==> build 71 <==
==> flow/design.v <==
module register_param #(
    parameter BIT_LENGTH = 2048
) (
    input clk, rst,
    input load,
    input [BIT_LENGTH - 1 : 0] parIn,
    output reg [BIT_LENGTH - 1 : 0] parOut
);
    always@(posedge clk, posedge rst) begin
        if (rst == 1)
            parOut <= 0;
        else begin
            if (load == 1)
                parOut <= parIn;
        end
    end
endmodule
module adder #(
    parameter BIT_LENGTH = 32
) (
    input signed [BIT_LENGTH - 1 : 0] in1, in2,
    input mode,  
    output signed [BIT_LENGTH - 1 : 0] out
);
    assign out = (mode == 1) ? (in1 + in2) : (in1 - in2);
endmodule
module upCounterRE #(
    parameter BIT_LENGTH = 16
) (
    input clk, rst,
    input init_cnt, en_cnt,
    output reg [BIT_LENGTH - 1 : 0] count
);
    always @(posedge clk, posedge rst) begin
        if (rst == 1)
            count <= 0;
        else begin
            if (init_cnt == 1)
                count <= 0;
            else if (en_cnt == 1)
                count <= count + 1;
        end
    end
endmodule
module cordic_linear_DP #(
    parameter FLOAT_SIZE = 24,
    parameter INT_SIZE = 8
) (
    input clk, rst,
    input signed [INT_SIZE + FLOAT_SIZE - 1:0] x, y, z,
    input mode,
    input loadX, loadY, loadZ,loadMode,
    input sel_input, adder_mode,
    input init_cnt, en_cnt,
    output signed [INT_SIZE + FLOAT_SIZE - 1:0] x_out, y_out, z_out,
    output co, phi
);
    wire signed [INT_SIZE + FLOAT_SIZE - 1:0] y_in, z_in;
    wire signed [INT_SIZE + FLOAT_SIZE - 1:0] out_adder_y, out_adder_z;
    assign y_in = (sel_input == 1) ? y : out_adder_y; 
    assign z_in = (sel_input == 1) ? z : out_adder_z; 
    register_param #(.BIT_LENGTH(INT_SIZE + FLOAT_SIZE)) X_Reg(
        .clk(clk),
        .rst(rst),
        .load(loadX),
        .parIn(x),
        .parOut(x_out)
    );
    register_param #(.BIT_LENGTH(INT_SIZE + FLOAT_SIZE)) Y_Reg(
        .clk(clk),
        .rst(rst),
        .load(loadY),
        .parIn(y_in),
        .parOut(y_out)
    );
    register_param #(.BIT_LENGTH(INT_SIZE + FLOAT_SIZE)) Z_Reg(
        .clk(clk),
        .rst(rst),
        .load(loadZ),
        .parIn(z_in),
        .parOut(z_out)
    );
    wire mode_val;
    register_param #(.BIT_LENGTH(1)) M_Reg(
        .clk(clk),
        .rst(rst),
        .load(loadMode),
        .parIn(mode),
        .parOut(mode_val)
    );
    wire [$clog2(FLOAT_SIZE) : 0] iter;
    upCounterRE #(.BIT_LENGTH($clog2(FLOAT_SIZE) + 1)) Iter_Count(
        .clk(clk),
        .rst(rst),
        .init_cnt(init_cnt),
        .en_cnt(en_cnt),
        .count(iter)
    );
    assign co = (iter == (FLOAT_SIZE)) ? 1'b1 : 1'b0;
    wire signed [INT_SIZE + FLOAT_SIZE - 1:0] x_shift, one, one_shift;
    assign x_shift = x >>> iter;
    assign one = { {(INT_SIZE-1){1'b0}}, 1'b1, {(FLOAT_SIZE){1'b0}} }; 
    assign one_shift = one >>> iter;
    adder #(.BIT_LENGTH(INT_SIZE + FLOAT_SIZE)) Y_Adder(
        .in1(y_out),
        .in2(x_shift),
        .mode(adder_mode),
        .out(out_adder_y)
    );
    adder #(.BIT_LENGTH(INT_SIZE + FLOAT_SIZE)) Z_Adder(
        .in1(z_out),
        .in2(one_shift),
        .mode(~adder_mode),
        .out(out_adder_z)
    );
    wire phi_rotate, phi_vector; 
    assign phi_rotate = (z_out[INT_SIZE + FLOAT_SIZE - 1] == 1) ? 1'b0 : 1'b1;
    assign phi_vector = (y_out[INT_SIZE + FLOAT_SIZE - 1] == 1) ? 1'b1 : 1'b0;
    assign phi = (mode_val == 1) ? phi_vector : phi_rotate;
endmodule
module cordic_linear_CU (
    input clk, rst,
    input start,
    input co, phi,
    output reg loadX, loadY, loadZ,loadMode,
    output reg sel_input, adder_mode,
    output reg init_cnt, en_cnt,
    output reg done
);
    parameter [1:0] IDLE = 0, INIT = 1, CALC = 2, DONE = 3;
    reg [1:0] ps, ns;
    always @(ps, start, co) begin
        case (ps)
            IDLE: ns = (start == 1) ? INIT : IDLE;
            INIT: ns = (start == 1 ) ? INIT : CALC;
            CALC: ns = (co == 1) ? DONE : CALC;
            DONE: ns = IDLE;
            default: ns = IDLE;
        endcase
    end
    always @(ps, phi) begin
        loadX = 0;
        loadY = 0;
        loadZ = 0;
        loadMode = 0;
        sel_input = 0;
        adder_mode = 0;
        init_cnt = 0;
        en_cnt = 0;
        done = 0;
        case (ps)
            IDLE: ;
            INIT: begin
                init_cnt = 1;
                loadX = 1;
                loadY = 1;
                loadZ = 1;
                loadMode = 1;
                sel_input = 1;
            end
            CALC: begin
                adder_mode = phi;
                en_cnt = 1;
                sel_input = 0;
                loadY = 1;
                loadZ = 1;
            end 
            DONE: done = 1;
            default: ;
        endcase
    end
    always @(posedge clk or posedge rst) begin
        if (rst == 1)
            ps <= IDLE;
        else 
            ps <= ns;
    end
endmodule
module cordic_linear #(
    parameter FLOAT_SIZE = 24,
    parameter INT_SIZE = 8
) (
    input clk, rst,
    input start,
    input signed [INT_SIZE + FLOAT_SIZE - 1:0] x, y, z,
    input mode,
    output signed [INT_SIZE + FLOAT_SIZE - 1:0] x_out, y_out, z_out,
    output done
);
    wire loadX, loadY, loadZ, loadMode;
    wire sel_input, adder_mode;
    wire init_cnt, en_cnt;
    wire co, phi;
    cordic_linear_DP #(.FLOAT_SIZE(FLOAT_SIZE), .INT_SIZE(INT_SIZE)) DP (
        .clk(clk),
        .rst(rst),
        .x(x),
        .y(y),
        .z(z),
        .mode(mode),
        .loadX(loadX),
        .loadY(loadY),
        .loadZ(loadZ),
        .loadMode(loadMode),
        .sel_input(sel_input),
        .adder_mode(adder_mode),
        .init_cnt(init_cnt),
        .en_cnt(en_cnt),
        .x_out(x_out),
        .y_out(y_out),
        .z_out(z_out),
        .co(co),
        .phi(phi)
    );
    cordic_linear_CU CU (
        .clk(clk),
        .rst(rst),
        .start(start),
        .co(co),
        .phi(phi),
        .loadX(loadX),
        .loadY(loadY),
        .loadZ(loadZ),
        .loadMode(loadMode),
        .sel_input(sel_input),
        .adder_mode(adder_mode),
        .init_cnt(init_cnt),
        .en_cnt(en_cnt),
        .done(done)
    );
endmodule
module reciprocal_float_DP (
    input clk, rst,
    input [31:0] x,
    input loadE, loadM, loadS,
    input selE, start_cordic,
    output [31:0] out,
    output done_cordic, zero_flag
);
    wire [7:0] E_val, E_in;
    wire [7:0] out_sub, E_reg_in;
    assign E_in = x[30:23];
    register_param #(.BIT_LENGTH(8)) E_Reg(
        .clk(clk),
        .rst(rst),
        .load(loadE),
        .parIn(E_reg_in),
        .parOut(E_val)
    );
    wire [22:0] M_val, M_in;
    assign M_in = x[22:0];
    register_param #(.BIT_LENGTH(23)) M_Reg(
        .clk(clk),
        .rst(rst),
        .load(loadM),
        .parIn(M_in),
        .parOut(M_val)
    );
    wire S_val, S_in;
    assign S_in = x[31];
    register_param #(.BIT_LENGTH(1)) S_Reg(
        .clk(clk),
        .rst(rst),
        .load(loadS),
        .parIn(S_in),
        .parOut(S_val)
    );
    assign E_reg_in = (selE == 1) ? E_in : out_sub;
    wire frac_zero;
    assign frac_zero = ~(|M_val);
    wire cin;
    assign cin = (frac_zero == 1) ? 1'b1 : 1'b0;
    assign out_sub = $unsigned(8'd253) - $unsigned(E_val) + cin;
    localparam FLOAT_SIZE = 24;
    localparam INT_SIZE = 2;
    wire signed [INT_SIZE + FLOAT_SIZE - 1:0] x_in, z, y;
    assign y = { {(INT_SIZE-1){1'b0}}, 1'b1, {(FLOAT_SIZE){1'b0}} };  
    assign z = {(INT_SIZE + FLOAT_SIZE){1'b0}};  
    assign x_in = { 2'b01, M_val, 1'b0};
    wire mode;
    assign mode = 1'b1;  
    wire signed [INT_SIZE + FLOAT_SIZE - 1:0] x_out, y_out, z_out;
    cordic_linear #(.FLOAT_SIZE(FLOAT_SIZE), .INT_SIZE(INT_SIZE)) Cordic_core(
        .clk(clk),
        .rst(rst),
        .start(start_cordic),
        .x(x_in),
        .y(y),
        .z(z),
        .mode(mode),
        .x_out(x_out),
        .y_out(y_out),
        .z_out(z_out),
        .done(done_cordic)
    );
    assign out = {S_val, E_val, z_out[22:0] };
    wire exp_zero;
    assign exp_zero = ~(|E_val);
    assign zero_flag = exp_zero && frac_zero;
endmodule
module reciprocal_float_CU (
    input clk, rst,
    input start,
    input done_cordic, zero_input,
    output reg loadE, loadM, loadS,
    output reg selE, start_cordic,
    output reg done, zero_flag
);
    parameter [2:0] IDLE = 0, INIT = 1, EXP = 2, CALC = 3, ZERO = 4;
    reg [2:0] ps, ns;
    always @(ps, start, zero_input, done_cordic) begin
        case (ps)
            IDLE: ns = (start == 1) ? INIT : IDLE;
            INIT: ns = (start == 1) ? INIT : EXP;
            EXP: ns = (zero_input == 1) ? ZERO : CALC;
            CALC: ns = (done_cordic == 1) ? IDLE : CALC;
            ZERO: ns = IDLE; 
            default: ns = IDLE;
        endcase
    end
    always @(ps, done_cordic, zero_input) begin
        loadE = 0;
        loadM = 0;
        loadS = 0;
        selE = 0;
        start_cordic = 0;
        done = 0;
        zero_flag = 0;
        case (ps)
            IDLE: ;
            INIT: begin
                selE = 1;
                loadE = 1;
                loadM = 1;
                loadS = 1;
            end 
            EXP: begin
                loadE = 1;
                start_cordic = ~zero_input;  
            end
            CALC: done = done_cordic;
            ZERO: begin
                done = 1;
                zero_flag = 1;
            end
            default: ;
        endcase
    end
    always @(posedge clk or posedge rst) begin
        if (rst == 1)
            ps <= IDLE;
        else 
            ps <= ns;
    end
endmodule
module reciprocal_float(
    input clk, rst,
    input start,
    input [31:0] x,
    output [31:0] out,
    output done, zero_flag
);
    wire loadE, loadM, loadS;
    wire selE, start_cordic;
    wire done_cordic, zero_input;
    reciprocal_float_DP DP (
        .clk(clk),
        .rst(rst),
        .x(x),
        .loadE(loadE),
        .loadM(loadM),
        .loadS(loadS),
        .selE(selE),
        .start_cordic(start_cordic),
        .out(out),
        .done_cordic(done_cordic),
        .zero_flag(zero_input)
    );
    reciprocal_float_CU CU (
        .clk(clk),
        .rst(rst),
        .start(start),
        .done_cordic(done_cordic),
        .zero_input(zero_input),
        .loadE(loadE),
        .loadM(loadM),
        .loadS(loadS),
        .selE(selE),
        .start_cordic(start_cordic),
        .done(done),
        .zero_flag(zero_flag)
    );
endmodule
==> flow/run.sh <==
#!/bin/bash
# the make line also repeats each setting of config.mk as NAME=value (left out here)
make -C /OpenROAD-flow-scripts/flow DESIGN_CONFIG=/design/flow/config.mk WORK_HOME=/design/flow/orfs CLKGATE_MAP_FILE= finish
==> flow/config.mk <==
export PLATFORM = sky130hd
export DESIGN_NAME = reciprocal_float
export DESIGN_NICKNAME = reciprocal_float
export VERILOG_FILES = /design/flow/design.v
export SDC_FILE = /design/flow/constraint.sdc
export NUM_CORES = 4
export LEC_CHECK = 0
export CAP_MARGIN = 20
export CORE_MARGIN = 2
export CORE_UTILIZATION = 72
export CTS_CLUSTER_DIAMETER = 84
export PLACE_DENSITY_LB_ADDON = 0.28
export SLEW_MARGIN = 20
==> flow/constraint.sdc <==
create_clock -name core_clock -period 5.14 [get_ports {clk}]
set_input_delay 1.0280 -clock core_clock [delete_from_list [all_inputs] [get_ports {clk}]]
set_output_delay 1.0280 -clock core_clock [all_outputs]
set_load 0.01 [all_outputs]
==> inputs of build 64, as changes to build 71 <==
--- a/flow/config.mk
+++ b/flow/config.mk
@@ -7,7 +7,5 @@
 export LEC_CHECK = 0
 export CAP_MARGIN = 20
 export CORE_MARGIN = 2
-export CORE_UTILIZATION = 72
-export CTS_CLUSTER_DIAMETER = 84
-export PLACE_DENSITY_LB_ADDON = 0.28
+export CORE_UTILIZATION = 40
 export SLEW_MARGIN = 20
==> flow/constraint.sdc (replaced) <==
create_clock -name core_clock -period 6.48 [get_ports {clk}]
set_input_delay 1.2960 -clock core_clock [delete_from_list [all_inputs] [get_ports {clk}]]
set_output_delay 1.2960 -clock core_clock [all_outputs]
set_load 0.01 [all_outputs]
==> inputs of build 44, as changes to build 71 <==
--- a/flow/config.mk
+++ b/flow/config.mk
@@ -5,9 +5,11 @@
 export SDC_FILE = /design/flow/constraint.sdc
 export NUM_CORES = 4
 export LEC_CHECK = 0
+export ABC_AREA = 1
 export CAP_MARGIN = 20
 export CORE_MARGIN = 2
 export CORE_UTILIZATION = 72
-export CTS_CLUSTER_DIAMETER = 84
-export PLACE_DENSITY_LB_ADDON = 0.28
+export CTS_CLUSTER_DIAMETER = 371
+export CTS_CLUSTER_SIZE = 10
+export SETUP_SLACK_MARGIN = -0.42
 export SLEW_MARGIN = 20
==> flow/constraint.sdc (replaced) <==
create_clock -name core_clock -period 4.17 [get_ports {clk}]
set_input_delay 0.8340 -clock core_clock [delete_from_list [all_inputs] [get_ports {clk}]]
set_output_delay 0.8340 -clock core_clock [all_outputs]
set_load 0.01 [all_outputs]
==> comparison table <==
| item | build 64 | build 71 | build 44 |
|---|---|---|---|
| Peak clock frequency supported by timing | 169 MHz | - | 231 MHz |
| Total via count in the routed design | 8045 | - | 10200 |
| Synthesized instance count | 1067 | 1067 | 1458 |
| Cell area after placement | 0.00993 sq mm | 0.0104 sq mm | 0.0101 sq mm |
| Worst setup path endpoint | DP.Cordic_core.DP.Y_Reg.parOut[25] | - | DP.Cordic_core.DP.Y_Reg.parOut[25] |
| Worst endpoint data arrival time | 6.14 ns | - | 4.64 ns |
| Fraction of synthesized cell area taken by the top area cell type | 26.8% | 26.8% | 26.0% |
| WP buf/inv | 1 | - | 2 |
| CTS tree | built | - | built |
| Clock network power consumption | 0.000554 W | - | 0.000843 W |
| Post-Syn Nets | 1167 | 1167 | 1558 |
| Crit path from | DP.Cordic_core.DP.Iter_Count.count[1] | - | DP.Cordic_core.DP.Iter_Count.count[0] |
| Register area share after synthesis | 27.3% | 27.3% | 26.6% |
| Leakage Power | 4.31 nW | - | 5.40 nW |
| Seq. cell area | 0.00251 sq mm | - | 0.00251 sq mm |
| Setup slack, reg-to-reg | 0.57 ns | - | -0.16 ns |
| Number of well taps | 285 | - | 172 |
| Compound-Gate Fraction of Synth Area | 22.1% | 22.1% | 14.4% |
| Number of hold violations in the final report | 0 | - | 0 |
| Total wire length after detailed routing | 23.6 mm | - | 25.9 mm |
| Worst-margin pin slew | 0.883 ns | - | 0.999 ns |
| Endpoint, Worst Hold | DP.Cordic_core.DP.Y_Reg.parOut[0] | - | DP.S_Reg.parOut |
| Minimum hold slack | 0.480 ns | - | 0.479 ns |
| Delay of the slowest cell on the worst path | 0.65 ns | - | 0.45 ns |
| Biggest Area Class | multi-input combinational cells | - | multi-input combinational cells |
| Status | finished clean | did not finish | complete, but fails checks |
| Last stage reached | - | 5_1_grt | - |
| Layout check failures | - | - | negative setup slack |
No activity file was given, so power comes from the tool's default toggle rates.
